===== flow/config.mk =====
export PLATFORM = sky130hd
export DESIGN_NAME = fix_audio_ns
export DESIGN_NICKNAME = fix_audio_ns
export VERILOG_FILES = /design/flow/design.v
export SDC_FILE = /design/flow/constraint.sdc
export NUM_CORES = 4
export LEC_CHECK = 0
export CAP_MARGIN = 20
export CORE_MARGIN = 2
export CORE_UTILIZATION = 40
export SETUP_SLACK_MARGIN = 5.0
export SLEW_MARGIN = 20

===== flow/constraint.sdc =====
create_clock -name core_clock -period 86.2 [get_ports {clk}]
set_input_delay 17.2400 -clock core_clock [delete_from_list [all_inputs] [get_ports {clk}]]
set_output_delay 17.2400 -clock core_clock [all_outputs]
set_load 0.01 [all_outputs]

===== flow/design.v =====
module fix_mul(
	output reg overflow, 
	output reg [16-1:0] z, 
	input [16-1:0] a, b 
);
reg sign;
reg [16-1:0] abs_a, abs_b;
reg [2*16-1:0] abs_r_result;
always@(*) begin
	sign = a[16-1] ^ b[16-1];
	abs_a = a[16-1] ? ~a + 1 : a;
	abs_b = b[16-1] ? ~b + 1 : b;
	abs_r_result = abs_a[16-1:0] * abs_b[16-1:0];
	z = sign ? ~abs_r_result[16-1+10:10] + 1 : abs_r_result[16-1+10:10];
	if(abs_r_result[2*16-2:16-1+10] > 0) overflow = 1'b1;
	else overflow = 1'b0;
end
endmodule
module fix_div(
	output reg overflow, 
	output reg [16-1:0] z, 
	input [16-1:0] a, b 
);
reg sign;
reg [2*16-1:0] abs_a;
reg [16-1:0] abs_b;
reg [2*16-1:0] abs_r_result;
always@(*) begin
	sign = a[16-1] ^ b[16-1];
	abs_a[16-1:0] = 0;
	abs_a[16-1+10:10] = a[16-1] ? ~a + 1 : a;
	abs_a[2*16-1:16+10] = 0;
	abs_b = b[16-1] ? ~b + 1 : b;
	abs_r_result = abs_a[2*16-1:0] / {{16{1'b0}},abs_b[16-1:0]};
	z = sign ? ~abs_r_result[16-1:0] + 1 : abs_r_result[16-1:0];
	if(abs_r_result[2*16-2:16] > 0 || abs_b == 0) overflow = 1'b1;
	else overflow = 1'b0;
end
endmodule
module fix_add(
	output reg overflow, 
	output reg [16-1:0] z, 
	input [16-1:0] a, b 
);
reg [16:0] ext_a, ext_b, r_result;
always@(*) begin
	ext_a = {a[16-1],a};
	ext_b = {b[16-1],b};
	r_result = ext_a + ext_b;
	z = r_result[16-1:0];
	if(r_result[16] != r_result[16-1]) overflow = 1'b1;
	else overflow = 1'b0;
end
endmodule
module fix_mac(	 
	output overflow, 
	output [16-1:0] z, 
	input [16-1:0] a, b, c 
);
wire u_fix_mul_overflow;
wire [16-1:0] u_fix_mul_z;
fix_mul u_fix_mul(
	.overflow(u_fix_mul_overflow), 
	.z(u_fix_mul_z), 
	.a(a), .b(b) 
);
wire u_fix_add_overflow;
wire [16-1:0] u_fix_add_z;
fix_add u_fix_add(
	.overflow(u_fix_add_overflow), 
	.z(u_fix_add_z), 
	.a(u_fix_mul_z), .b(c) 
);
assign z = u_fix_add_z;
assign overflow = u_fix_mul_overflow | u_fix_add_overflow;
endmodule
module fix_sdc(	 
	output overflow, 
	output [16-1:0] z, 
	input [16-1:0] a, b, c 
);
wire [16-1:0] minus_b = ~b + 1;
wire u_fix_sub_overflow;
wire [16-1:0] u_fix_sub_z;
fix_add u_fix_sub(
	.overflow(u_fix_sub_overflow), 
	.z(u_fix_sub_z), 
	.a(a), .b(minus_b) 
);
wire u_fix_div_overflow;
wire [16-1:0] u_fix_div_z;
fix_div u_fix_div(
	.overflow(u_fix_div_overflow), 
	.z(u_fix_div_z), 
	.a(u_fix_sub_z), .b(c) 
);
assign z = u_fix_div_z;
assign overflow = u_fix_sub_overflow | u_fix_div_overflow;
endmodule
module fixu(
	output reg ack, 
	output reg overflow, 
	output reg [16-1:0] z, 
	input [16-1:0] a, b, c, 
	input fn, 
	input req, 
	input enable, 
	input rstn, clk 
);
reg [16-1:0] u_fix_mac_a, u_fix_mac_b, u_fix_mac_c;
wire [16-1:0] u_fix_mac_z;
wire u_fix_mac_overflow;
fix_mac u_fix_mac(
	.a(u_fix_mac_a), .b(u_fix_mac_b), .c(u_fix_mac_c), 
	.z(u_fix_mac_z), .overflow(u_fix_mac_overflow) 
);
reg [16-1:0] u_fix_sdc_a, u_fix_sdc_b, u_fix_sdc_c;
wire [16-1:0] u_fix_sdc_z;
wire u_fix_sdc_overflow;
fix_sdc u_fix_sdc(
	.a(u_fix_sdc_a), .b(u_fix_sdc_b), .c(u_fix_sdc_c), 
	.z(u_fix_sdc_z), .overflow(u_fix_sdc_overflow)
);
reg [1:0] req_d;
always@(negedge rstn or posedge clk) begin
	if(!rstn) req_d <= 2'b00;
	else if(enable) begin
		req_d[1] <= req_d[0];
		req_d[0] <= req;
	end
end
wire req_x = ^req_d;
reg [4:0] cnt;
always@(negedge rstn or posedge clk) begin
	if(!rstn) begin
		cnt <= 5'd0;
		ack <= 1'b0;
		z <= 0;
		overflow <= 1'b0;
	end
	else if(enable) begin
		if(cnt == 5'd0) begin
			if(req_x) begin
				case(fn)
					1'd0: begin
						cnt <= 5'd2;
						u_fix_mac_a <= a;
						u_fix_mac_b <= b;
						u_fix_mac_c <= c;
					end
					1'd1: begin
						cnt <= 5'd10;
						u_fix_sdc_a <= a;
						u_fix_sdc_b <= b;
						u_fix_sdc_c <= c;
					end
					default: begin
						u_fix_mac_a <= u_fix_mac_a;
						u_fix_mac_b <= u_fix_mac_b;
						u_fix_mac_c <= u_fix_mac_c;
						u_fix_sdc_a <= u_fix_sdc_a;
						u_fix_sdc_b <= u_fix_sdc_b;
						u_fix_sdc_c <= u_fix_sdc_c;
					end
				endcase
			end
		end
		else begin
			cnt <= cnt - 5'd1;
			if(cnt == 5'd1) begin
				ack <= ~ack;
				case(fn)
					1'd0: begin
						z <= u_fix_mac_z;
						overflow <= u_fix_mac_overflow;
					end
					1'd1: begin
						z <= u_fix_sdc_z;
						overflow <= u_fix_sdc_overflow;
					end
					default: begin
						z <= z;
						overflow <= overflow;
					end
				endcase
			end
		end
	end
end
endmodule
module fix_hpf_table(
	input sel_hpf_0p008, sel_hpf_0p002, sel_hpf_0p00025, 
	output [15:0] hpf_b1, hpf_b2, 
	output [15:0] hpf_a1, hpf_a2
);
assign hpf_b1 = sel_hpf_0p008 ? 16'd732		: sel_hpf_0p002 ? 16'd931	: sel_hpf_0p00025 ? 16'd1011	: 16'd1024;
assign hpf_b2 = sel_hpf_0p008 ? -16'd732	: sel_hpf_0p002 ? -16'd931	: sel_hpf_0p00025 ? -16'd1011	: 16'd1024;
assign hpf_a1 = sel_hpf_0p008 ? -16'd1024	: sel_hpf_0p002 ? -16'd1024	: sel_hpf_0p00025 ? -16'd1024	: 16'd1024;
assign hpf_a2 = sel_hpf_0p008 ? 16'd441		: sel_hpf_0p002 ? 16'd838	: sel_hpf_0p00025 ? 16'd998		: 16'd1024;
endmodule
module fix_lpf_table(
	input sel_lpf_0p1875, sel_lpf_0p325, sel_lpf_0p75, 
	output [15:0] lpf_b1, lpf_b2, lpf_b3, lpf_b4, lpf_b5, lpf_b6, 
	output [15:0] lpf_a1, lpf_a2, lpf_a3, lpf_a4, lpf_a5, lpf_a6
);
assign lpf_b1 = sel_lpf_0p1875 ? 16'd30		: sel_lpf_0p325 ? 16'd54	: sel_lpf_0p75 ? 16'd321	: 16'd1024;
assign lpf_b2 = sel_lpf_0p1875 ? -16'd55	: sel_lpf_0p325 ? -16'd3	: sel_lpf_0p75 ? 16'd1362	: 16'd1024;
assign lpf_b3 = sel_lpf_0p1875 ? 16'd33		: sel_lpf_0p325 ? 16'd56	: sel_lpf_0p75 ? 16'd2518	: 16'd1024;
assign lpf_b4 = sel_lpf_0p1875 ? 16'd33		: sel_lpf_0p325 ? 16'd56	: sel_lpf_0p75 ? 16'd2518	: 16'd1024;
assign lpf_b5 = sel_lpf_0p1875 ? -16'd55	: sel_lpf_0p325 ? -16'd3	: sel_lpf_0p75 ? 16'd1362	: 16'd1024;
assign lpf_b6 = sel_lpf_0p1875 ? 16'd30		: sel_lpf_0p325 ? 16'd54	: sel_lpf_0p75 ? 16'd321	: 16'd1024;
assign lpf_a1 = sel_lpf_0p1875 ? 16'd1024	: sel_lpf_0p325 ? 16'd1024	: sel_lpf_0p75 ? 16'd1024	: 16'd1024;
assign lpf_a2 = sel_lpf_0p1875 ? -16'd3507	: sel_lpf_0p325 ? -16'd2266	: sel_lpf_0p75 ? 16'd2270	: 16'd1024;
assign lpf_a3 = sel_lpf_0p1875 ? 16'd5000	: sel_lpf_0p325 ? 16'd2479	: sel_lpf_0p75 ? 16'd2647	: 16'd1024;
assign lpf_a4 = sel_lpf_0p1875 ? -16'd3656	: sel_lpf_0p325 ? -16'd1413	: sel_lpf_0p75 ? 16'd1729	: 16'd1024;
assign lpf_a5 = sel_lpf_0p1875 ? 16'd1366	: sel_lpf_0p325 ? 16'd444	: sel_lpf_0p75 ? 16'd631	: 16'd1024;
assign lpf_a6 = sel_lpf_0p1875 ? -16'd206	: sel_lpf_0p325 ? -16'd53	: sel_lpf_0p75 ? 16'd100	: 16'd1024;
endmodule
module fix_audio_ns(
	output reg ack, 
	output reg overflow, 
	output reg [16-1:0] tx_data, 
	input [16-1:0] rx_data, 
	input [16+16+16+4-1:0] conf, 
	input req, 
	input enable, 
	input rstn, clk 
);
reg [5:0] cst;
localparam
	st_error = (53^(53>>1)),
	st_done = (52^(52>>1)),
	st_vol = (51^(51>>1)), st_load_vol = (50^(50>>1)),
	st_vol_idle = (49^(49>>1)),
	st_kal_update_eec = (48^(48>>1)), st_kal_update_load_eec = (47^(47>>1)),
	st_kal_update_es = (46^(46>>1)), st_kal_update_load_es = (45^(45>>1)),
	st_kal_update_k = (44^(44>>1)),
	st_kal_update_k_load = (43^(43>>1)), st_kal_update_k_1 = (42^(42>>1)),
	st_kal_idle = (40^(40>>1)),
	st_lpf_y0 = (38^(38>>1)), st_lpf_a1 = (37^(37>>1)), 
	st_lpf_a6 = (36^(36>>1)), st_lpf_load_a6 = (35^(35>>1)), 
	st_lpf_a5 = (34^(34>>1)), st_lpf_load_a5 = (33^(33>>1)), 
	st_lpf_a4 = (32^(32>>1)), st_lpf_load_a4 = (31^(31>>1)), 
	st_lpf_a3 = (30^(30>>1)), st_lpf_load_a3 = (29^(29>>1)), 
	st_lpf_a2 = (28^(28>>1)), st_lpf_load_a2 = (27^(27>>1)), 
	st_lpf_b6 = (26^(26>>1)), st_lpf_load_b6 = (25^(25>>1)), 
	st_lpf_b5 = (24^(24>>1)), st_lpf_load_b5 = (23^(23>>1)), 
	st_lpf_b4 = (22^(22>>1)), st_lpf_load_b4 = (21^(21>>1)), 
	st_lpf_b3 = (20^(20>>1)), st_lpf_load_b3 = (19^(19>>1)), 
	st_lpf_b2 = (18^(18>>1)), st_lpf_load_b2 = (17^(17>>1)), 
	st_lpf_b1 = (16^(16>>1)), st_lpf_load_b1 = (15^(15>>1)), 
	st_lpf_shift = (14^(14>>1)),
	st_hpf_y0 = (13^(13>>1)),
	st_hpf_a1 = (12^(12>>1)), st_hpf_load_a1 = (11^(11>>1)), 
	st_hpf_a2 = (10^(10>>1)), st_hpf_load_a2 = (09^(09>>1)), 
	st_hpf_b2 = (08^(08>>1)), st_hpf_load_b2 = (07^(07>>1)), 
	st_hpf_b1 = (06^(06>>1)), st_hpf_load_b1 = (05^(05>>1)), 
	st_hpf_shift = (04^(04>>1)),
	st_in_vol = (03^(03>>1)), st_load_in_vol = (02^(02>>1)),
	st_in_vol_idle = (01^(01>>1)),
	st_idle = (00^(00>>1));
wire [1:0] sel_hpf = conf[1:0];
wire sel_hpf_0p008 = sel_hpf == 2'b11;
wire sel_hpf_0p002 = sel_hpf == 2'b10;
wire sel_hpf_0p00025 = sel_hpf == 2'b01;
wire disable_hpf = sel_hpf == 2'b00;
wire [15:0] hpf_b1, hpf_b2, hpf_a1, hpf_a2;
fix_hpf_table u_fix_hpf_table(
	sel_hpf_0p008, sel_hpf_0p002, sel_hpf_0p00025, 
	hpf_b1, hpf_b2, 
	hpf_a1, hpf_a2
);
wire [1:0] sel_lpf = conf[3:2];
wire sel_lpf_0p75 = sel_lpf == 2'b01;
wire sel_lpf_0p325 = sel_lpf == 2'b10;
wire sel_lpf_0p1875 = sel_lpf == 2'b11;
wire disable_lpf = sel_lpf == 2'b00;
wire [15:0] lpf_b1, lpf_b2, lpf_b3, lpf_b4, lpf_b5, lpf_b6;
wire [15:0] lpf_a1, lpf_a2, lpf_a3, lpf_a4, lpf_a5, lpf_a6;
fix_lpf_table u_fix_lpf_table(
	sel_lpf_0p1875, sel_lpf_0p325, sel_lpf_0p75, 
	lpf_b1, lpf_b2, lpf_b3, lpf_b4, lpf_b5, lpf_b6, 
	lpf_a1, lpf_a2, lpf_a3, lpf_a4, lpf_a5, lpf_a6
);
wire [16-1:0] kal_pnc = conf[16+4-1:4];
wire disable_kal = kal_pnc == {16{1'b0}};
wire [16-1:0] kal_mnc = 16'd1024;
wire [16-1:0] vol = conf[16+16+4-1:16+4];
wire disable_vol = vol == 16'd1024;
wire [16-1:0] in_vol = conf[16+16+16+4-1:16+16+4];
wire disable_in_vol = in_vol == 16'd1024;
wire u_fixu_ack;
wire u_fixu_overflow;
wire [16-1:0] u_fixu_z;
reg [16-1:0] u_fixu_a, u_fixu_b, u_fixu_c;
reg u_fixu_fn;
reg u_fixu_req;
fixu u_fixu(
	.ack(u_fixu_ack), 
	.overflow(u_fixu_overflow), 
	.z(u_fixu_z), 
	.a(u_fixu_a), .b(u_fixu_b), .c(u_fixu_c), 
	.fn(u_fixu_fn), 
	.req(u_fixu_req), 
	.enable(enable), 
	.rstn(rstn), .clk(clk) 
);
reg [1:0] req_d, u_fixu_ack_d;
always@(negedge rstn or posedge clk) begin
	if(!rstn) begin
		req_d <= 2'b00;
		u_fixu_ack_d <= 2'b00;
	end
	else if(enable) begin
		req_d[1] <= req_d[0];
		req_d[0] <= req;
		u_fixu_ack_d[1] <= u_fixu_ack_d[0];
		u_fixu_ack_d[0] <= u_fixu_ack;
	end
end
wire req_x = ^req_d;
wire u_fixu_ack_x = ^u_fixu_ack_d;
reg [16-1:0] data;
reg [16-1:0] hpf_x0, hpf_x1;
reg [16-1:0] hpf_y0, hpf_y1;
reg [16-1:0] lpf_x0, lpf_x1, lpf_x2, lpf_x3, lpf_x4, lpf_x5;
reg [16-1:0] lpf_y0, lpf_y1, lpf_y2, lpf_y3, lpf_y4, lpf_y5;
reg [15:0] kal_k, kal_es, kal_eec;
wire [15:0] kal_es_nst = kal_es;
wire [15:0] kal_eec_nst = kal_eec + kal_pnc;
always@(negedge rstn or posedge clk) begin
	if(!rstn) begin
		cst <= st_idle;
		data <= 0;
		u_fixu_fn <= 1'b0;
		u_fixu_req <= 1'b0;
		u_fixu_a <= 0;
		u_fixu_b <= 0;
		u_fixu_c <= 0;
		hpf_x0 <= 0; hpf_x1 <= 0;
		hpf_y0 <= 0; hpf_y1 <= 0;
		lpf_x0 <= 0; lpf_x1 <= 0; lpf_x2 <= 0; lpf_x3 <= 0; lpf_x4 <= 0; lpf_x5 <= 0;
		lpf_y0 <= 0; lpf_y1 <= 0; lpf_y2 <= 0; lpf_y3 <= 0; lpf_y4 <= 0; lpf_y5 <= 0;
		kal_k <= 0; kal_es <= 0; kal_eec <= 0;
		overflow <= 1'b0;
		ack <= 1'b0;
	end
	else if(enable) begin
		case(cst)
			st_idle: 
				if(req_x) begin
					cst <= st_in_vol_idle;
					data <= rx_data;
					overflow <= 1'b0;
				end
			st_in_vol_idle: begin
				if(disable_in_vol) cst <= st_hpf_shift;
				else cst <= st_load_in_vol;
			end
			st_load_in_vol: begin
				cst <= st_in_vol;
				u_fixu_fn <= 1'b0;
				u_fixu_req <= ~u_fixu_req;
				u_fixu_a <= data;
				u_fixu_b <= in_vol;
				u_fixu_c <= 0;
			end
			st_in_vol:
				if(u_fixu_ack_x) begin
					if(u_fixu_overflow) cst <= st_error;
					else begin
						cst <= st_hpf_shift;
						data <= u_fixu_z;
					end
				end
			st_hpf_shift: begin
				if(disable_hpf) cst <= st_lpf_shift;
				else cst <= st_hpf_load_b1;
				hpf_x0 <= data; hpf_x1 <= hpf_x0;
				hpf_y1 <= hpf_y0;
			end
			st_hpf_load_b1: begin
				cst <= st_hpf_b1;
				u_fixu_fn <= 1'b0;
				u_fixu_req <= ~u_fixu_req;
				u_fixu_a <= hpf_b1;
				u_fixu_b <= hpf_x0;
				u_fixu_c <= 0;
			end
			st_hpf_b1: 
				if(u_fixu_ack_x) begin
					if(u_fixu_overflow) cst <= st_error;
					else cst <= st_hpf_load_b2;
				end
			st_hpf_load_b2: begin
				cst <= st_hpf_b2;
				u_fixu_fn <= 1'b0;
				u_fixu_req <= ~u_fixu_req;
				u_fixu_a <= hpf_b2;
				u_fixu_b <= hpf_x1;
				u_fixu_c <= u_fixu_z;
			end
			st_hpf_b2: 
				if(u_fixu_ack_x) begin
					if(u_fixu_overflow) cst <= st_error;
					else begin
						cst <= st_hpf_load_a2;
						data <= u_fixu_z;
					end
				end
			st_hpf_load_a2: begin
				cst <= st_hpf_a2;
				u_fixu_fn <= 1'b0;
				u_fixu_req <= ~u_fixu_req;
				u_fixu_a <= hpf_a2;
				u_fixu_b <= hpf_y1;
				u_fixu_c <= 0;
			end
			st_hpf_a2: 
				if(u_fixu_ack_x) begin
					if(u_fixu_overflow) cst <= st_error;
					else cst <= st_hpf_load_a1;
				end
			st_hpf_load_a1: begin
				cst <= st_hpf_y0;
				u_fixu_fn <= 1'b1;
				u_fixu_req <= ~u_fixu_req;
				u_fixu_a <= data;
				u_fixu_b <= u_fixu_z;
				u_fixu_c <= hpf_a1;
			end
			st_hpf_y0: 
				if(u_fixu_ack_x) begin
					if(u_fixu_overflow) cst <= st_error;
					else begin
						cst <= st_lpf_shift;
						hpf_y0 <= u_fixu_z;
						data <= u_fixu_z;
					end
				end
			st_lpf_shift: begin
				if(disable_lpf) cst <= st_kal_idle;
				else cst <= st_lpf_load_b1;
				lpf_x0 <= data;
				lpf_x1 <= lpf_x0; lpf_x2 <= lpf_x1; lpf_x3 <= lpf_x2; lpf_x4 <= lpf_x3; lpf_x5 <= lpf_x4;
				lpf_y1 <= lpf_y0; lpf_y2 <= lpf_y1; lpf_y3 <= lpf_y2; lpf_y4 <= lpf_y3; lpf_y5 <= lpf_y4;
			end
			st_lpf_load_b1: begin
				cst <= st_lpf_b1;
				u_fixu_fn <= 1'b0;
				u_fixu_req <= ~u_fixu_req;
				u_fixu_a <= lpf_b1;
				u_fixu_b <= lpf_x0;
				u_fixu_c <= 0;
			end
			st_lpf_b1: 
				if(u_fixu_ack_x) begin
					if(u_fixu_overflow) cst <= st_error;
					else cst <= st_lpf_load_b2;
				end
			st_lpf_load_b2: begin
				cst <= st_lpf_b2;
				u_fixu_fn <= 1'b0;
				u_fixu_req <= ~u_fixu_req;
				u_fixu_a <= lpf_b2;
				u_fixu_b <= lpf_x1;
				u_fixu_c <= u_fixu_z;
			end
			st_lpf_b2: 
				if(u_fixu_ack_x) begin
					if(u_fixu_overflow) cst <= st_error;
					else cst <= st_lpf_load_b3;
				end
			st_lpf_load_b3: begin
				cst <= st_lpf_b3;
				u_fixu_fn <= 1'b0;
				u_fixu_req <= ~u_fixu_req;
				u_fixu_a <= lpf_b3;
				u_fixu_b <= lpf_x2;
				u_fixu_c <= u_fixu_z;
			end
			st_lpf_b3: 
				if(u_fixu_ack_x) begin
					if(u_fixu_overflow) cst <= st_error;
					else cst <= st_lpf_load_b4;
				end
			st_lpf_load_b4: begin
				cst <= st_lpf_b4;
				u_fixu_fn <= 1'b0;
				u_fixu_req <= ~u_fixu_req;
				u_fixu_a <= lpf_b4;
				u_fixu_b <= lpf_x3;
				u_fixu_c <= u_fixu_z;
			end
			st_lpf_b4: 
				if(u_fixu_ack_x) begin
					if(u_fixu_overflow) cst <= st_error;
					else cst <= st_lpf_load_b5;
				end
			st_lpf_load_b5: begin
				cst <= st_lpf_b5;
				u_fixu_fn <= 1'b0;
				u_fixu_req <= ~u_fixu_req;
				u_fixu_a <= lpf_b5;
				u_fixu_b <= lpf_x4;
				u_fixu_c <= u_fixu_z;
			end
			st_lpf_b5: 
				if(u_fixu_ack_x) begin
					if(u_fixu_overflow) cst <= st_error;
					else cst <= st_lpf_load_b6;
				end
			st_lpf_load_b6: begin
				cst <= st_lpf_b6;
				u_fixu_fn <= 1'b0;
				u_fixu_req <= ~u_fixu_req;
				u_fixu_a <= lpf_b6;
				u_fixu_b <= lpf_x5;
				u_fixu_c <= u_fixu_z;
			end
			st_lpf_b6: 
				if(u_fixu_ack_x) begin
					if(u_fixu_overflow) cst <= st_error;
					else begin
						cst <= st_lpf_load_a2;
						data <= u_fixu_z;
					end
				end
			st_lpf_load_a2: begin
				cst <= st_lpf_a2;
				u_fixu_fn <= 1'b0;
				u_fixu_req <= ~u_fixu_req;
				u_fixu_a <= lpf_a2;
				u_fixu_b <= lpf_y1;
				u_fixu_c <= 0;
			end
			st_lpf_a2: 
				if(u_fixu_ack_x) begin
					if(u_fixu_overflow) cst <= st_error;
					else cst <= st_lpf_load_a3;
				end
			st_lpf_load_a3: begin
				cst <= st_lpf_a3;
				u_fixu_fn <= 1'b0;
				u_fixu_req <= ~u_fixu_req;
				u_fixu_a <= lpf_a3;
				u_fixu_b <= lpf_y2;
				u_fixu_c <= u_fixu_z;
			end
			st_lpf_a3: 
				if(u_fixu_ack_x) begin
					if(u_fixu_overflow) cst <= st_error;
					else cst <= st_lpf_load_a4;
				end
			st_lpf_load_a4: begin
				cst <= st_lpf_a4;
				u_fixu_fn <= 1'b0;
				u_fixu_req <= ~u_fixu_req;
				u_fixu_a <= lpf_a4;
				u_fixu_b <= lpf_y3;
				u_fixu_c <= u_fixu_z;
			end
			st_lpf_a4: 
				if(u_fixu_ack_x) begin
					if(u_fixu_overflow) cst <= st_error;
					else cst <= st_lpf_load_a5;
				end
			st_lpf_load_a5: begin
				cst <= st_lpf_a5;
				u_fixu_fn <= 1'b0;
				u_fixu_req <= ~u_fixu_req;
				u_fixu_a <= lpf_a5;
				u_fixu_b <= lpf_y4;
				u_fixu_c <= u_fixu_z;
			end
			st_lpf_a5: 
				if(u_fixu_ack_x) begin
					if(u_fixu_overflow) cst <= st_error;
					else cst <= st_lpf_load_a6;
				end
			st_lpf_load_a6: begin
				cst <= st_lpf_a6;
				u_fixu_fn <= 1'b0;
				u_fixu_req <= ~u_fixu_req;
				u_fixu_a <= lpf_a6;
				u_fixu_b <= lpf_y5;
				u_fixu_c <= u_fixu_z;
			end
			st_lpf_a6: 
				if(u_fixu_ack_x) begin
					if(u_fixu_overflow) cst <= st_error;
					else cst <= st_lpf_a1;
				end
			st_lpf_a1: begin
				cst <= st_lpf_y0;
				u_fixu_fn <= 1'b1;
				u_fixu_req <= ~u_fixu_req;
				u_fixu_a <= data;
				u_fixu_b <= u_fixu_z;
				u_fixu_c <= lpf_a1;
			end
			st_lpf_y0: 
				if(u_fixu_ack_x) begin
					if(u_fixu_overflow) cst <= st_error;
					else begin
						cst <= st_kal_idle;
						lpf_y0 <= u_fixu_z;
						data <= u_fixu_z;
					end
				end
			st_kal_idle: begin
				if(disable_kal) cst <= st_vol_idle;
				else cst <= st_kal_update_k_1;
			end
			st_kal_update_k_1: begin
				cst <= st_kal_update_k_load;
				kal_k <= kal_eec_nst + kal_mnc;
			end
			st_kal_update_k_load: begin
				cst <= st_kal_update_k;
				u_fixu_fn <= 1'b1;
				u_fixu_req <= ~u_fixu_req;
				u_fixu_a <= kal_eec_nst;
				u_fixu_b <= 0;
				u_fixu_c <= kal_k;
			end
			st_kal_update_k: 
				if(u_fixu_ack_x) begin
					if(u_fixu_overflow) cst <= st_error;
					else begin
						cst <= st_kal_update_load_es;
						kal_k <= u_fixu_z;
					end
				end
			st_kal_update_load_es: begin
				cst <= st_kal_update_es;
				u_fixu_fn <= 1'b0;
				u_fixu_req <= ~u_fixu_req;
				u_fixu_a <= kal_k;
				u_fixu_b <= data + (~kal_es_nst + 1);
				u_fixu_c <= kal_es_nst;
			end
			st_kal_update_es: 
				if(u_fixu_ack_x) begin
					if(u_fixu_overflow) cst <= st_error;
					else begin
						cst <= st_kal_update_load_eec;
						kal_es <= u_fixu_z;
					end
				end
			st_kal_update_load_eec: begin
				cst <= st_kal_update_eec;
				u_fixu_fn <= 1'b0;
				u_fixu_req <= ~u_fixu_req;
				u_fixu_a <= ~kal_k + 1;
				u_fixu_b <= kal_eec_nst;
				u_fixu_c <= kal_eec_nst;
			end
			st_kal_update_eec: 
				if(u_fixu_ack_x) begin
					if(u_fixu_overflow) cst <= st_error;
					else begin
						cst <= st_vol_idle;
						kal_eec <= u_fixu_z;
						data <= kal_es;
					end
				end
			st_vol_idle: begin
				if(disable_vol) cst <= st_done;
				else cst <= st_load_vol;
			end
			st_load_vol: begin
				cst <= st_vol;
				u_fixu_fn <= 1'b0;
				u_fixu_req <= ~u_fixu_req;
				u_fixu_a <= data;
				u_fixu_b <= vol;
				u_fixu_c <= 0;
			end
			st_vol:
				if(u_fixu_ack_x) begin
					if(u_fixu_overflow) cst <= st_error;
					else begin
						cst <= st_done;
						data <= u_fixu_z;
					end
				end
			st_error: begin
				cst <= st_done;
				overflow <= 1'b1;
			end
			st_done: begin
				cst <= st_idle;
				tx_data <= data;
				ack <= ~ack;
			end
			default: cst <= st_idle;
		endcase
	end
end
endmodule

===== flow/run.sh =====
#!/bin/bash
# the make line also repeats each setting of config.mk as NAME=value (left out here)
make -C /OpenROAD-flow-scripts/flow DESIGN_CONFIG=/design/flow/config.mk WORK_HOME=/design/flow/orfs CLKGATE_MAP_FILE= finish

==> results of run 1 <==
## layer usage
| metal | track usage (%) | wire length (µm) | vias to the layer above |
|---|---|---|---|
| li1 | - | - | 27300 |
| met1 | 38.9 | 100000 | 29000 |
| met2 | 44.8 | 103000 | 2073 |
| met3 | 2.30 | 13300 | 392 |
| met4 | 8.07 | 7730 | 4 |
| met5 | 0 | 23 | - |
## stage by stage
stage	setup WS, ns	hold WS (ns)
after global routing	3.58	0.494
after detailed placement	-0.823	0.463
final	7.40	0.474
after CTS	5.01	0.476
after floorplan	5.00	0.437
after global placement	0.714	0.461
## area by class of cell
cell class / count / area (µm²) / area share [%]
multi-input cells: 6048 / 48500 / 66.4
flip-flops and latches: 519 / 13500 / 18.6
repair buffers: 619 / 5130 / 7.04
well taps: 2030 / 2540 / 3.48
clock buffers: 75 / 1500 / 2.06
inverters: 391 / 1470 / 2.02
clock inverters: 28 / 283 / 0.388
## timing repair
item                                    CTS  global route
pin swaps                                91           375
hold endpoints to repair                  0             0
cloned                                    3             4
endpoints found under the setup margin   16            16
gates resized                           146           455
setup buffers                           101           214
==> ci_impl_report.md, run 1 <==
### Yosys + OpenROAD results

| Metric | Value |
|---|---|
| Compound-Gate Fraction of Synth Area | 22.9% |
| Chip Height | 394 µm |
| CTS Buf Count | 55 |
| Mean Syn Cell Area | 8.40 µm² |
| Setup Viol. Count Final | 0 |
| FP Util | 40.2% |
| Yosys stat area | 60800 µm² |
| Crit path buf inv count | 24 |
| Worst Tran Pin Value | 1.19 ns |
| Worst Hold Launch | ack |
| Max-slew headroom | 20.2% |
| Fillers | 14.6k |
| Post-synth EDFFs | 112 |
| Setup TNS | 0 ns |
| Max-Cap Viols | 0 |
| Grt total ovfl | 0 |
| Main logic family | AND-OR/OR-AND gates |
| Tool warnings | 40 |
| Cells after Synth | 7236 |
| Status | finished clean |
| DPL Wire Length | 167000 µm |
| Port Buffers | 89 |
| Global placement routability congestion | 0.953 |
| Async set-reset flop share out of synthesis | 78.4% |
| Vias in the first global route | 56.7k |
| Cell Type Count | 129 |
| Synth top cell by count | nand2_1 |
| P&R area growth vs syn | 20.0% |
| Max Slew Vio Count | 0 |
| CP endpoint kind | register |
| Clock transition at the registers of the reported paths | 0.06 ns |
| R2R Setup Slk | 7.40 ns |
| Final Cell Area | 72900 µm² |
| DR iter-0 viols | 4929 |
| Critical-path maximum fanout | 12 |
| Die area | 155000 µm² |
| Hold EP | ack |
| Crit path depth | 431 |
| Post-synthesis sequential area ratio | 22.3% |
| Synthesized flop and latch total | 519 |
| Main synth FF type | dfrtp_1 |
| Worst EP arrival | 79.30 ns |
| Worst setup path class | register to register |
| Total GRT Usage | 27.5% |
| Drc violations | 0 |
| Yosys stat cell total | 7236 |
| Area fraction in mux cells | 7.26% |
| Yosys top cell by area | dfrtp_1 |
| Core area | 151000 µm² |
| CP max stage cell | or4b_4 |
| CP endpoint | u_fixu.z[14] |
| Unrepaired setup endpoints after global routing | yes |
| Type of origin of the critical path | register |
| R2r endpoint | u_fixu.z[14] |
| Insertion Delay late pin | 0.65 ns |
| Critical path origin | u_fixu.u_fix_sdc_c[1] |
| N_diodes | 0 |
| First-pass GRT wire length | 340000 µm |
| Simple-gate share of the synthesized area | 18.7% |
| Vias | 58.7k |
| FF-to-FF Start | u_fixu.u_fix_sdc_c[1] |
| Die width | 394 µm |
| Std cell rows | 143 |
| Vias per inst | 6.05 |
| DR pass1 iterations | 8 |
| IO Count | 90 |
| CP top delay family | AND-OR/OR-AND gates |
| Clock Sink Count | 519 |
| Yosys warning count | 5 |
| WL final | 224000 µm |
| Reg2Reg Depth | 431 |
| Worst hold path class | register to register |
| Post-DRT Antenna Nets | 0 |
| Max Clk Rate | 0.0127 GHz |
| Max-area cell share | 16.8% |
| Clock skew | 0.0714 ns |
| Placed Cells | 9284 |
| CTS tree | yes |
| Final hold violations | 0 |
| Most frequent cell on the critical path | o21ai_2 |
| Finished Core Util | 48.2% |
| Clk buf depth | 3 |
| Root Buffer | clkbuf_16 |
| Final period util | 91.4% |
| Worst path max stage delay | 0.60 ns |
| Cts hold-fix bufs | 0 |
| Final Critical Period | 78.80 ns |
| Drt wl/cell | 23.1 µm |
| Initial antenna violation count | 5 |
| Adder-Cell Fraction of Synth Area | 18.1% |
| Fin cells | 9710 |
| Data required, critical path | 86.70 ns |
| Hold path cells | 1 |
| Synthesized area | 60800 µm² |
| Xor+xnor area frac | 6.54% |
| Cell area leaders | dfrtp_1 17%, ha_1 12%, mux2_2 6.6% |
| H-tree levels | 2 |
| Final net count | 8466 |
| Largest net degree at the start of global routing | 84 |
| Most frequent cells after synthesis | 743 x nand2_1, 656 x nor2_1, 563 x ha_1 |
| Placed cell areas | 65800 µm² |
==> run 2: changes to the inputs <==
- CAP_MARGIN: 20 -> 10
- CELL_PAD_IN_SITES_DETAIL_PLACEMENT: default -> 1
- CORE_ASPECT_RATIO: default -> 1.96
- CTS_CLUSTER_DIAMETER: default -> 24
- GPL_ROUTABILITY_DRIVEN: default -> 1
- HOLD_SLACK_MARGIN: default -> -0.07
- MAX_ROUTING_LAYER: default -> met5
- MIN_ROUTING_LAYER: default -> met1
- SETUP_SLACK_MARGIN: 5.0 -> -2.0
- SLEW_MARGIN: 20 -> 5
- clock period: 86.2 -> 90.0 ns (I/O delays scaled with it)
==> ci_impl_report.md, run 2 <==
### Yosys + OpenROAD results

| Metric | Value |
|---|---|
| Worst setup path class | register to register |
| Chip Height | 550 µm |
| Max Slew Vio Count | 0 |
| Mean Syn Cell Area | 8.40 µm² |
| Synthesized flop and latch total | 519 |
| Final period util | 96.4% |
| Yosys warning count | 5 |
| Clock skew | 0.0521 ns |
| Clk buf depth | 3 |
| Global placement routability congestion | 1.06 |
| Max Clk Rate | 0.0115 GHz |
| Total GRT Usage | 34.3% |
| Fin cells | 9563 |
| R2r endpoint | u_fixu.z[12] |
| Die area | 155000 µm² |
| Max-slew headroom | 8.05% |
| Grt total ovfl | 0 |
| Most frequent cells after synthesis | 743 x nand2_1, 656 x nor2_1, 563 x ha_1 |
| Yosys stat cell total | 7236 |
| Main logic family | AND-OR/OR-AND gates |
| Crit path depth | 440 |
| CP endpoint kind | register |
| Main synth FF type | dfrtp_1 |
| CTS tree | yes |
| Finished Core Util | 46.1% |
| Fillers | 17.9k |
| IO Count | 90 |
| Insertion Delay late pin | 0.68 ns |
| Drt wl/cell | 28.1 µm |
| Clock Sink Count | 519 |
| Most frequent cell on the critical path | a21o_1 |
| Cell Type Count | 129 |
| Synth top cell by count | nand2_1 |
| Final net count | 8311 |
| Worst Hold Launch | u_fixu.ack |
| Worst Tran Pin Value | 1.36 ns |
| Root Buffer | clkbuf_16 |
| Yosys top cell by area | dfrtp_1 |
| Xor+xnor area frac | 6.54% |
| Final Cell Area | 69600 µm² |
| Cells after Synth | 7236 |
| FF-to-FF Start | u_fixu.u_fix_sdc_c[1] |
| Worst path max stage delay | 0.60 ns |
| DR iter-0 viols | 3709 |
| P&R area growth vs syn | 14.5% |
| Post-synthesis sequential area ratio | 22.3% |
| Worst EP arrival | 87.34 ns |
| Critical-path maximum fanout | 31 |
| Setup TNS | 0 ns |
| Core area | 151000 µm² |
| Port Buffers | 89 |
| DR pass1 iterations | 8 |
| Max-Cap Viols | 0 |
| R2R Setup Slk | 3.22 ns |
| CP top delay family | AND-OR/OR-AND gates |
| Cell area leaders | dfrtp_1 17%, ha_1 12%, mux2_2 6.6% |
| Async set-reset flop share out of synthesis | 78.4% |
| Die width | 282 µm |
| Critical path origin | u_fixu.u_fix_sdc_c[1] |
| Synthesized area | 60800 µm² |
| Type of origin of the critical path | register |
| Place WS | -1.97 ns |
| Final Critical Period | 86.78 ns |
| Placed cell areas | 66000 µm² |
| Yosys stat area | 60800 µm² |
| Worst hold path class | register to register |
| FP Util | 40.2% |
| Post-DRT Antenna Nets | 0 |
| Placed Cells | 9392 |
| WL final | 269000 µm |
| CP endpoint | u_fixu.z[12] |
| Final hold violations | 0 |
| DPL Wire Length | 213000 µm |
| Crit path buf inv count | 34 |
| Hold EP | u_fixu.ack |
| Tool warnings | 41 |
| Post-synth EDFFs | 112 |
| Cts hold-fix bufs | 0 |
| Simple-gate share of the synthesized area | 18.7% |
| Data required, critical path | 90.56 ns |
| Setup Viol. Count Final | 0 |
| CP max stage cell | o31ai_1 |
| Worst Setup Slack, final | 3.22 ns |
| Initial antenna violation count | 3 |
| Compound-Gate Fraction of Synth Area | 22.9% |
| Std cell rows | 200 |
| Adder-Cell Fraction of Synth Area | 18.1% |
| First-pass GRT wire length | 403000 µm |
| Vias | 60.5k |
| Vias in the first global route | 66.9k |
| Clock transition at the registers of the reported paths | 0.06 ns |
| Max-area cell share | 16.8% |
| Largest net degree at the start of global routing | 198 |
| H-tree levels | 3 |
| CTS Buf Count | 72 |
| Drc violations | 0 |
| Status | finished clean |
| Vias per inst | 6.33 |
| Reg2Reg Depth | 440 |
| Hold path cells | 1 |
| Area fraction in mux cells | 7.26% |
==> run 2: final cells by class <==
class / count / area [µm²] / area share [%]
flip-flops and latches: 519 / 13500 / 19.5
diodes: 4 / 10.0 / 0.0144
inverters: 391 / 1470 / 2.11
multi-input cells: 6045 / 45700 / 65.7
repair buffers: 450 / 3680 / 5.29
well taps: 2020 / 2530 / 3.63
clock buffers: 77 / 1840 / 2.64
clock inverters: 57 / 806 / 1.16
==> run 2: metrics by stage <==
| stage | hold WS [ns] |
|---|---|
| floorplan | 0.437 |
| global placement | 0.461 |
| detailed placement | 0.463 |
| CTS | 0.473 |
| global route | 0.494 |
| finish | 0.472 |
==> run 2: what timing repair did <==
| action | CTS | global route |
|---|---|---|
| gates cloned | 0 | 2 |
| gates resized | 3 | 182 |
| buffers inserted | 0 | 34 |
| setup endpoints to repair | 5 | 16 |
| pin swaps | 0 | 41 |
==> run 2: routing by layer <==
layer	track usage, %	part of all wire, %	wire (µm)	up-vias
met5	0	0.0037	10	-
met4	34.6	12	32600	2
met3	4.57	4.0	10800	1272
met2	64.2	53	142000	2085
met1	30.3	31	84000	30200
li1	-	-	-	26900
==> run 3: changes to the inputs <==
- ABC_AREA: default -> 1
- CAP_MARGIN: 10 -> 20
- CELL_PAD_IN_SITES_GLOBAL_PLACEMENT: default -> 1
- CORE_ASPECT_RATIO: 1.96 -> default
- CORE_MARGIN: 2 -> 6
- CORE_UTILIZATION: 40 -> 55
- CTS_CLUSTER_DIAMETER: 24 -> default
- CTS_CLUSTER_SIZE: default -> 56
- GPL_TIMING_DRIVEN: default -> 0
- HOLD_SLACK_MARGIN: -0.07 -> 0.16
- MAX_ROUTING_LAYER: met5 -> default
- MIN_ROUTING_LAYER: met1 -> met2
- SETUP_SLACK_MARGIN: -2.0 -> default
- SLEW_MARGIN: 5 -> 30
- clock period: 90.0 -> 71.0 ns (I/O delays scaled with it)
==> ci_impl_report.md, run 3 <==
### Metrics collected by this job

| Metric | Value |
|---|---|
| FP Util | 55.6% |
| Status | aborted with a tool error |
| Mean Syn Cell Area | 7.09 µm² |
| Global placement routability congestion | 1.25 |
| Cells after Synth | 8713 |
| Yosys warning count | 5 |
| Main logic family | simple AND/OR/NAND/NOR gates |
| Most frequent cells after synthesis | 1984 x nand2_1, 1335 x inv_1, 703 x o21ai_0 |
| IO Count | 90 |
| Synthesized area | 61700 µm² |
| Post-synth EDFFs | 112 |
| Error msg | [ERROR DPL-0033] detailed placement checks failed during check placement. |
| Area fraction in mux cells | 0.0345% |
| Yosys stat cell total | 8713 |
| Die width | 347 µm |
| Simple-gate share of the synthesized area | 27.9% |
| Port Buffers | 89 |
| Yosys top cell by area | dfrtp_1 |
| Chip Height | 347 µm |
| Synthesized flop and latch total | 519 |
| Main synth FF type | dfrtp_1 |
| Stopped at | 4_1_cts |
| DPL Wire Length | 231000 µm |
| Compound-Gate Fraction of Synth Area | 15.5% |
| Cell area leaders | dfrtp_1 16%, nand2_1 12%, ha_1 11% |
| Die area | 120000 µm² |
| Adder-Cell Fraction of Synth Area | 17.8% |
| Async set-reset flop share out of synthesis | 78.4% |
| Xor+xnor area frac | 5.83% |
| Max-area cell share | 16.5% |
| Core area | 111000 µm² |
| Std cell rows | 122 |
| Synth top cell by count | nand2_1 |
| Post-synthesis sequential area ratio | 21.9% |
| Cell Type Count | 96 |
| Yosys stat area | 61700 µm² |
-- run 3: per-stage QoR --
step	cell area [µm²]	cells	util (%)	hold slack, ns	worst slack, ns
3_3_place_gp	65800	10300	59.3	0.454	-13.64
3_5_place_dp	66500	10300	59.9	0.462	-20.42
2_1_floorplan	63000	8717	-	0.442	-2.67
==> run 4: changes to the inputs <==
- CAP_MARGIN: 20 -> 10
- CELL_PAD_IN_SITES_DETAIL_PLACEMENT: 1 -> default
- CELL_PAD_IN_SITES_GLOBAL_PLACEMENT: 1 -> default
- CORE_MARGIN: 6 -> 2
- CORE_UTILIZATION: 55 -> 72
- CTS_CLUSTER_DIAMETER: default -> 215
- CTS_CLUSTER_SIZE: 56 -> 60
- GPL_ROUTABILITY_DRIVEN: 1 -> default
- GPL_TIMING_DRIVEN: 0 -> default
- HOLD_SLACK_MARGIN: 0.16 -> default
- MAX_ROUTING_LAYER: default -> met4
- MIN_ROUTING_LAYER: met2 -> default
- SLEW_MARGIN: 30 -> 20
- clock period: 71.0 -> 63.4 ns (I/O delays scaled with it)
==> ci_impl_report.md, run 4 <==
### Metrics collected by this job

| Metric | Value |
|---|---|
| Adder-Cell Fraction of Synth Area | 17.8% |
| Yosys warning count | 5 |
| Max-area cell share | 16.5% |
| Xor+xnor area frac | 5.83% |
| Die width | 297 µm |
| Core area | 85000 µm² |
| Clock Sink Count | 519 |
| DPL Wire Length | 180000 µm |
| Placed Cells | 11.4k |
| Yosys stat area | 61700 µm² |
| Die area | 88100 µm² |
| Error msg | [ERROR GRT-0116] Global routing finished with congestion. Check the congestion regions in the DRC Viewer. |
| Synth top cell by count | nand2_1 |
| Most frequent cells after synthesis | 1984 x nand2_1, 1335 x inv_1, 703 x o21ai_0 |
| Grt total ovfl | 1960 |
| Clk buf depth | 3 |
| Global placement routability congestion | 1.27 |
| Place WS | -9.96 ns |
| Post-synthesis sequential area ratio | 21.9% |
| Cell area leaders | dfrtp_1 16%, nand2_1 12%, ha_1 11% |
| CTS Buf Count | 12 |
| FP Util | 72.6% |
| Simple-gate share of the synthesized area | 27.9% |
| Main logic family | simple AND/OR/NAND/NOR gates |
| Port Buffers | 89 |
| Std cell rows | 107 |
| Root Buffer | clkbuf_16 |
| IO Count | 90 |
| Cells after Synth | 8713 |
| Status | aborted with a tool error |
| Synthesized area | 61700 µm² |
| Yosys stat cell total | 8713 |
| Mean Syn Cell Area | 7.09 µm² |
| Yosys top cell by area | dfrtp_1 |
| Compound-Gate Fraction of Synth Area | 15.5% |
| Cell Type Count | 96 |
| Main synth FF type | dfrtp_1 |
| Async set-reset flop share out of synthesis | 78.4% |
| Stopped at | 5_1_grt |
| Post-synth EDFFs | 112 |
| Area fraction in mux cells | 0.0345% |
| Chip Height | 297 µm |
| Total GRT Usage | 91.8% |
| Cts hold-fix bufs | 0 |
| H-tree levels | 1 |
| Synthesized flop and latch total | 519 |
==> run 4: repair_timing <==
item,in CTS
gates cloned,9
endpoints found under the setup margin,16
buffers inserted,469
gates resized,307
pin swaps,241
==> run 4: per-layer routing <==
layer	GRT usage [%]	overflow
met3	79.2	154
met4	96.0	507
met5	-	-
met2	105	1199
met1	87.3	100
==> run 4: metrics by stage <==
stage | instance area (µm²) | hold WS, ns | setup TNS [ns]
after CTS | 81700 | 0.488 | -87.95
after detailed placement | 76400 | 0.459 | -153.20
after global placement | 76400 | 0.454 | -65.34
after floorplan | 63000 | 0.442 | -156.31
==> run 5: changes to the inputs <==
- CAP_MARGIN: 10 -> 20
- CTS_CLUSTER_DIAMETER: 215 -> default
- CTS_CLUSTER_SIZE: 60 -> 96
- MAX_ROUTING_LAYER: met4 -> default
- clock period: 63.4 -> 103.0 ns (I/O delays scaled with it)
==> ci_impl_report.md, run 5 <==
### Yosys + OpenROAD results

| Metric | Value |
|---|---|
| DR iter-0 viols | 8660 |
| CP endpoint | u_fixu.z[6] |
| Logic area | 41600 µm² |
| Hold Slack | 0.473 ns |
| Root Buffer | clkbuf_16 |
| Yosys warning count | 5 |
| Cts hold-fix bufs | 0 |
| Max-area cell share | 16.5% |
| Worst Hold Launch | hpf_y0[1] |
| Hold path cells | 2 |
| R2r endpoint | u_fixu.z[6] |
| Mean Syn Cell Area | 7.09 µm² |
| Cells after Synth | 8713 |
| Insertion Delay late pin | 0.63 ns |
| Clock skew | 0.0392 ns |
| Port Buffers | 89 |
| Worst Tran Pin Value | 1.18 ns |
| Critical-path maximum fanout | 37 |
| Grt total ovfl | 0 |
| Max Slew Vio Count | 0 |
| Std cell rows | 107 |
| Simple-gate share of the synthesized area | 27.9% |
| Synth top cell by count | nand2_1 |
| Unrepaired setup endpoints after global routing | no |
| CTS Buf Count | 51 |
| Register Area | 13500 µm² |
| Worst path max stage delay | 0.43 ns |
| Drt wl/cell | 21.7 µm |
| IO Count | 90 |
| Setup TNS | 0 ns |
| Async set-reset flop share out of synthesis | 78.4% |
| Yosys top cell by area | dfrtp_1 |
| Largest net degree at the start of global routing | 117 |
| Crit path depth | 582 |
| Worst hold path class | register to register |
| Crit path buf inv count | 98 |
| Yosys stat cell total | 8713 |
| Place WS | 8.46 ns |
| Setup Viol. Count Final | 0 |
| Clock Sink Count | 519 |
| Drc violations | 0 |
| Synthesized area | 61700 µm² |
| WL final | 215000 µm |
| Fillers | 6121 |
| Clock transition at the registers of the reported paths | 0.07 ns |
| Initial antenna violation count | 10 |
| Hold EP | hpf_y1[1] |
| Adder-Cell Fraction of Synth Area | 17.8% |
| CP max stage cell | o31ai_1 |
| Final net count | 9555 |
| Cell area leaders | dfrtp_1 16%, nand2_1 12%, ha_1 11% |
| P&R area growth vs syn | 6.18% |
| CP top delay family | AND-OR/OR-AND gates |
| Most frequent cells after synthesis | 1984 x nand2_1, 1335 x inv_1, 703 x o21ai_0 |
| FF-to-FF Start | u_fixu.u_fix_sdc_b[0] |
| Synthesized flop and latch total | 519 |
| Type of origin of the critical path | register |
| Post-synth EDFFs | 112 |
| Clk buf depth | 3 |
| Critical path origin | u_fixu.u_fix_sdc_b[0] |
| Post-synthesis sequential area ratio | 21.9% |
| Final hold violations | 0 |
| CTS tree | yes |
| Tool warnings | 47 |
| R2R Setup Slk | 9.18 ns |
| First-pass GRT wire length | 333000 µm |
| DPL Wire Length | 163000 µm |
| Area fraction in mux cells | 0.0345% |
| CP endpoint kind | register |
| Placed Cells | 9803 |
| Final Critical Period | 93.82 ns |
| Die width | 297 µm |
| Core area | 85000 µm² |
| Most frequent cell on the critical path | nand2_1 |
| Die area | 88100 µm² |
| Final period util | 91.1% |
| Xor+xnor area frac | 5.83% |
| Max Clk Rate | 0.0107 GHz |
| Cell Type Count | 96 |
| Max-Cap Viols | 0 |
| Fin cells | 9910 |
| Worst Setup Slack, final | 9.18 ns |
| Data required, critical path | 103.50 ns |
| Worst setup path class | register to register |
| Max-slew headroom | 20.4% |
| Main logic family | simple AND/OR/NAND/NOR gates |
| H-tree levels | 2 |
| Vias | 63.3k |
| DR pass1 iterations | 9 |
| Post-DRT Antenna Nets | 0 |
| Reg2Reg Depth | 582 |
| Yosys stat area | 61700 µm² |
| FP Util | 72.6% |
| Vias per inst | 6.39 |
| Total GRT Usage | 47.6% |
| Main synth FF type | dfrtp_1 |
| Worst EP arrival | 94.32 ns |
| Vias in the first global route | 60.6k |
| Global placement routability congestion | 1.07 |
| Compound-Gate Fraction of Synth Area | 15.5% |
| Chip Height | 297 µm |
| Status | finished clean |
[run 5: final cells by class]
cell class,instances,area share [%]
antenna,5,0.0191
clock buffer,71,2.25
clock inverter,20,0.462
inverter,1423,8.34
multi-input combinational,6531,63.4
sequential,519,20.7
tap,1144,2.18
timing repair buffer,197,2.66
[run 5: per-layer routing]
metal | global-route usage, % | routed length, µm | share of wire [%]
met1 | 62.0 | 79900 | 37
met2 | 70.7 | 89200 | 42
met3 | 14.0 | 31100 | 14
met4 | 27.2 | 14700 | 6.8
met5 | 0 | 72 | 0.033
[run 5: repair_timing]
| item | in CTS | in global routing |
|---|---|---|
| endpoints found under the setup margin | 0 | 16 |
| gates resized | 0 | 18 |
| buffers inserted | 0 | 8 |
[run 5: stage by stage]
step           utilization, %  area, µm²
2_1_floorplan               -      61700
3_3_place_gp             74.7      63500
3_5_place_dp             74.7      63500
4_1_cts                  76.8      65300
5_1_grt                  77.1      65500
6_report                 77.1      65500
==> run 6: changes to the inputs <==
- ABC_AREA: 1 -> default
- CORE_UTILIZATION: 72 -> 58
- CTS_CLUSTER_SIZE: 96 -> default
- clock period: 103.0 -> 47.9 ns (I/O delays scaled with it)
==> ci_impl_report.md, run 6 <==
### Yosys + OpenROAD results

| Metric | Value |
|---|---|
| Most frequent cell on the critical path | a21o_1 |
| Crit path depth | 435 |
| Setup TNS | -477.31 ns |
| Vias in the first global route | 68.0k |
| CTS Buf Count | 49 |
| Final net count | 10.2k |
| Cell area leaders | dfrtp_1 17%, ha_1 12%, mux2_2 6.6% |
| Simple-gate share of the synthesized area | 18.7% |
| Die width | 328 µm |
| First-pass GRT wire length | 379000 µm |
| Clock Sink Count | 519 |
| CP top delay family | AND-OR/OR-AND gates |
| DR iter-0 viols | 8322 |
| Synth top cell by count | nand2_1 |
| Critical-path maximum fanout | 15 |
| CTS tree | yes |
| H-tree levels | 2 |
| Post-synth EDFFs | 112 |
| Register Area | 13500 µm² |
| Yosys warning count | 5 |
| Insertion Delay late pin | 0.59 ns |
| DPL Wire Length | 178000 µm |
| Worst EP arrival | 78.67 ns |
| Grt total ovfl | 0 |
| Post-synthesis sequential area ratio | 22.3% |
| Placed Cells | 10.3k |
| Die area | 107000 µm² |
| Fillers | 6469 |
| CP endpoint kind | register |
| Async set-reset flop share out of synthesis | 78.4% |
| FP Util | 58.6% |
| Fin cells | 10.8k |
| Mean Syn Cell Area | 8.40 µm² |
| Main synth FF type | dfrtp_1 |
| Layout check failures | setup timing |
| Yosys top cell by area | dfrtp_1 |
| Clock skew | 0.0155 ns |
| Reg2Reg Depth | 435 |
| Final Critical Period | 78.19 ns |
| Most frequent cells after synthesis | 743 x nand2_1, 656 x nor2_1, 563 x ha_1 |
| Setup Viol. Count Final | 16 |
| Hold EP | u_fixu.ack |
| Type of origin of the critical path | register |
| Finished Core Util | 81.8% |
| Max-Cap Viols | 0 |
| Tool warnings | 43 |
| R2R Setup Slk | -30.29 ns |
| Drc violations | 0 |
| Cts hold-fix bufs | 0 |
| Total GRT Usage | 44.7% |
| IO Count | 90 |
| P&R area growth vs syn | 39.6% |
| Global placement routability congestion | 1.03 |
| Hold path cells | 1 |
| Chip Height | 328 µm |
| Clock transition at the registers of the reported paths | 0.07 ns |
| R2r endpoint | u_fixu.z[10] |
| Drt wl/cell | 23.9 µm |
| Critical path origin | u_fixu.u_fix_sdc_c[0] |
| Worst setup path class | register to register |
| Worst hold path class | register to register |
| Port Buffers | 89 |
| Final period util | 163% |
| CP max stage cell | or4b_4 |
| Yosys stat area | 60800 µm² |
| Vias | 70.1k |
| Initial antenna violation count | 16 |
| Adder-Cell Fraction of Synth Area | 18.1% |
| Clk buf depth | 3 |
| Compound-Gate Fraction of Synth Area | 22.9% |
| Cells after Synth | 7236 |
| Worst Tran Pin Value | 1.24 ns |
| Main logic family | AND-OR/OR-AND gates |
| DR pass1 iterations | 13 |
| Vias per inst | 6.51 |
| Area fraction in mux cells | 7.26% |
| Max Clk Rate | 0.0128 GHz |
| Std cell rows | 118 |
| Logic area | 48400 µm² |
| Max-area cell share | 16.8% |
| Data required, critical path | 48.39 ns |
| Yosys stat cell total | 7236 |
| Max Slew Vio Count | 0 |
| Unrepaired setup endpoints after global routing | yes |
| Xor+xnor area frac | 6.54% |
| Worst Setup Slack, final | -30.29 ns |
| Status | complete, but fails checks |
| Root Buffer | clkbuf_16 |
| Post-DRT Antenna Nets | 0 |
| Hold Slack | 0.477 ns |
| Worst path max stage delay | 0.50 ns |
| Synthesized area | 60800 µm² |
| Core area | 104000 µm² |
| Max-slew headroom | 17.3% |
| Synthesized flop and latch total | 519 |
| WL final | 257000 µm |
| FF-to-FF Start | u_fixu.u_fix_sdc_c[0] |
| Worst Hold Launch | u_fixu.ack |
| Final hold violations | 0 |
| Cell Type Count | 129 |
| Crit path buf inv count | 26 |
| Largest net degree at the start of global routing | 84 |
| CP endpoint | u_fixu.z[10] |
## run 6: through the flow
| stage | setup slack (ns) | cell area (µm²) |
|---|---|---|
| after global routing | -33.30 | 84900 |
| after detailed placement | -30.33 | 77600 |
| after global placement | -27.62 | 77600 |
| after floorplan | -31.37 | 62300 |
| after CTS | -27.53 | 82400 |
| final | -30.29 | 84900 |
## run 6: what timing repair did
item | CTS | global route
hold endpoints to repair | 0 | 0
buffers inserted | 247 | 129
gates cloned | 6 | 2
pin swaps | 225 | 313
endpoints found under the setup margin | 16 | 16
resized | 222 | 317
## run 6: routing by layer
layer	part of all wire [%]	vias up	global-route usage (%)	routed length, µm
li1	-	30700	-	-
met2	44	4598	70.9	114000
met1	36	33200	54.6	92600
met5	0.086	-	0.488	221
met3	11	1557	10.3	28800
met4	8.5	24	28.8	22000
## run 6: final cells by class
type,instances,area share (%)
clock buffers,65,1.62
diodes,4,0.0118
repair buffers,2324,21.1
multi-input cells,6048,57.1
inverters,391,1.74
well taps,1380,2.03
clock inverters,27,0.413
flip-flops and latches,519,16.0
==> run 7: changes to the inputs <==
- CORE_UTILIZATION: 58 -> 72
- CTS_CLUSTER_DIAMETER: default -> 235
- CTS_CLUSTER_SIZE: default -> 61
- MAX_ROUTING_LAYER: default -> met4
- SETUP_SLACK_MARGIN: default -> 3.8
- clock period: 47.9 -> 77.0 ns (I/O delays scaled with it)
==> ci_impl_report.md, run 7 <==
### Metrics collected by this job

| Metric | Value |
|---|---|
| Error msg | [ERROR GRT-0232] Routing congestion too high. Check the congestion heatmap in the GUI. |
| Root Buffer | clkbuf_16 |
| Yosys warning count | 5 |
| Cells after Synth | 7236 |
| Port Buffers | 89 |
| Xor+xnor area frac | 6.54% |
| Core area | 83700 µm² |
| Clock Sink Count | 519 |
| Mean Syn Cell Area | 8.40 µm² |
| Cts hold-fix bufs | 0 |
| H-tree levels | 1 |
| Post-synthesis sequential area ratio | 22.3% |
| Std cell rows | 106 |
| Clk buf depth | 3 |
| Async set-reset flop share out of synthesis | 78.4% |
| Place WS | -2.04 ns |
| Cell area leaders | dfrtp_1 17%, ha_1 12%, mux2_2 6.6% |
| Synthesized flop and latch total | 519 |
| Area fraction in mux cells | 7.26% |
| Post-synth EDFFs | 112 |
| Chip Height | 295 µm |
| Main logic family | AND-OR/OR-AND gates |
| Grt total ovfl | 108 |
| Compound-Gate Fraction of Synth Area | 22.9% |
| Main synth FF type | dfrtp_1 |
| Yosys stat cell total | 7236 |
| Die width | 295 µm |
| Synthesized area | 60800 µm² |
| Max-area cell share | 16.8% |
| Total GRT Usage | 76.0% |
| Die area | 86800 µm² |
| Adder-Cell Fraction of Synth Area | 18.1% |
| Yosys top cell by area | dfrtp_1 |
| Cell Type Count | 129 |
| Synth top cell by count | nand2_1 |
| FP Util | 72.7% |
| Yosys stat area | 60800 µm² |
| Simple-gate share of the synthesized area | 18.7% |
| IO Count | 90 |
| DPL Wire Length | 154000 µm |
| Global placement routability congestion | 1.21 |
| Stopped at | 5_1_grt |
| CTS Buf Count | 12 |
| Status | aborted with a tool error |
| Most frequent cells after synthesis | 743 x nand2_1, 656 x nor2_1, 563 x ha_1 |
[run 7: through the flow]
| stage | cell area [µm²] | instances |
|---|---|---|
| 4_1_cts | 71000 | 8980 |
| 3_5_place_dp | 66200 | 8565 |
| 3_3_place_gp | 66200 | 8565 |
| 2_1_floorplan | 62300 | 7240 |
[run 7: timing repair]
item | 4_1_cts
resized | 285
gates cloned | 6
pin swaps | 289
endpoints found under the setup margin | 16
buffers inserted | 390
[run 7: per-layer routing]
metal,track usage [%],GRT overflow
met5,-,-
met2,89.9,56
met4,61.9,39
met3,61.5,4
met1,79.3,9
==> run 8: changes to the inputs <==
- CORE_UTILIZATION: 72 -> 60
- CTS_CLUSTER_DIAMETER: 235 -> default
- CTS_CLUSTER_SIZE: 61 -> default
- SETUP_SLACK_MARGIN: 3.8 -> default
- clock period: 77.0 -> 67.8 ns (I/O delays scaled with it)
==> ci_impl_report.md, run 8 <==
### Yosys + OpenROAD results

| Metric | Value |
|---|---|
| R2R Setup Slk | -11.48 ns |
| Max Clk Rate | 0.0126 GHz |
| Clock skew | 0.0276 ns |
| Reg2Reg Depth | 462 |
| Simple-gate share of the synthesized area | 18.7% |
| Crit path buf inv count | 95 |
| Cell area leaders | dfrtp_1 17%, ha_1 12%, mux2_2 6.6% |
| CP endpoint kind | register |
| FP Util | 60.6% |
| Die area | 104000 µm² |
| Final period util | 117% |
| Tool warnings | 47 |
| Initial antenna violation count | 14 |
| Setup TNS | -175.08 ns |
| Main synth FF type | dfrtp_1 |
| Port Buffers | 89 |
| Worst path max stage delay | 0.53 ns |
| Post-synthesis sequential area ratio | 22.3% |
| Worst Setup Slack, final | -11.48 ns |
| R2r endpoint | u_fixu.z[12] |
| Worst setup path class | register to register |
| H-tree levels | 2 |
| Yosys stat area | 60800 µm² |
| Layout check failures | setup timing |
| Clk buf depth | 3 |
| Worst Tran Pin Value | 1.30 ns |
| Clock Sink Count | 519 |
| First-pass GRT wire length | 396000 µm |
| Max-Cap Viols | 0 |
| Cells after Synth | 7236 |
| Synth top cell by count | nand2_1 |
| DR iter-0 viols | 9388 |
| DPL Wire Length | 181000 µm |
| Critical path origin | u_fixu.u_fix_sdc_c[0] |
| Vias in the first global route | 71.6k |
| Std cell rows | 116 |
| Worst hold path class | register to register |
| Core area | 100000 µm² |
| Hold EP | u_fixu_req |
| Max-area cell share | 16.8% |
| Yosys warning count | 5 |
| Most frequent cell on the critical path | buf_4 |
| Yosys stat cell total | 7236 |
| CTS tree | yes |
| Hold Slack | 0.473 ns |
| Adder-Cell Fraction of Synth Area | 18.1% |
| Final hold violations | 0 |
| CTS Buf Count | 48 |
| Async set-reset flop share out of synthesis | 78.4% |
| Root Buffer | clkbuf_16 |
| Chip Height | 322 µm |
| Xor+xnor area frac | 6.54% |
| WL final | 267000 µm |
| Critical-path maximum fanout | 19 |
| Global placement routability congestion | 1.06 |
| Max-slew headroom | 13.2% |
| CP top delay family | AND-OR/OR-AND gates |
| Most frequent cells after synthesis | 743 x nand2_1, 656 x nor2_1, 563 x ha_1 |
| Yosys top cell by area | dfrtp_1 |
| Final net count | 10.2k |
| P&R area growth vs syn | 39.4% |
| DR pass1 iterations | 12 |
| Synthesized flop and latch total | 519 |
| Mean Syn Cell Area | 8.40 µm² |
| Worst Hold Launch | u_fixu_req |
| Total GRT Usage | 49.9% |
| Vias per inst | 6.68 |
| Setup Viol. Count Final | 16 |
| Cell Type Count | 129 |
| Cts hold-fix bufs | 0 |
| Drt wl/cell | 24.7 µm |
| Main logic family | AND-OR/OR-AND gates |
| Type of origin of the critical path | register |
| Finished Core Util | 84.5% |
| Final Critical Period | 79.28 ns |
| IO Count | 90 |
| CP endpoint | u_fixu.z[12] |
| Largest net degree at the start of global routing | 182 |
| Clock transition at the registers of the reported paths | 0.07 ns |
| FF-to-FF Start | u_fixu.u_fix_sdc_c[0] |
| Synthesized area | 60800 µm² |
| Compound-Gate Fraction of Synth Area | 22.9% |
| Crit path depth | 462 |
| Data required, critical path | 68.30 ns |
| Worst EP arrival | 79.77 ns |
| Die width | 322 µm |
| Post-DRT Antenna Nets | 0 |
| CP max stage cell | or4_4 |
| Insertion Delay late pin | 0.60 ns |
| Unrepaired setup endpoints after global routing | yes |
| Max Slew Vio Count | 0 |
| Hold path cells | 1 |
| Drc violations | 0 |
| Post-synth EDFFs | 112 |
| Vias | 72.2k |
| Grt total ovfl | 0 |
| Status | complete, but fails checks |
| Area fraction in mux cells | 7.26% |
## run 8: stage by stage
stage	instances	setup slack, ns	instance area, µm²
floorplan	7240	-11.47	62300
global placement	10200	-8.46	77300
detailed placement	10200	-10.81	77300
CTS	10700	-6.95	83500
global route	10800	-14.74	84800
finish	10800	-11.48	84800
## run 8: repair_timing
item / in CTS / in global routing
gates resized: 293 / 131
pin swaps: 304 / 194
endpoints found under the setup margin: 16 / 16
cloned: 7 / 1
buffers inserted: 396 / 64
## run 8: final cells by class
class | count | area [µm²]
fill | 5605 | 15500
clock inverter | 24 | 304
timing repair buffer | 2381 | 18400
inverter | 391 | 1480
multi-input combinational | 6048 | 48000
tap | 1357 | 1700
antenna | 23 | 57.6
clock buffer | 65 | 1340
sequential | 519 | 13500
## run 8: metal layers
layer  wire (µm)  up-vias  track usage (%)
met5           0        -                -
met4       25300        0             35.6
met3       31900     2009             12.2
met2      116000     5345             76.5
met1       93200    34000             57.2
li1            -    30800                -
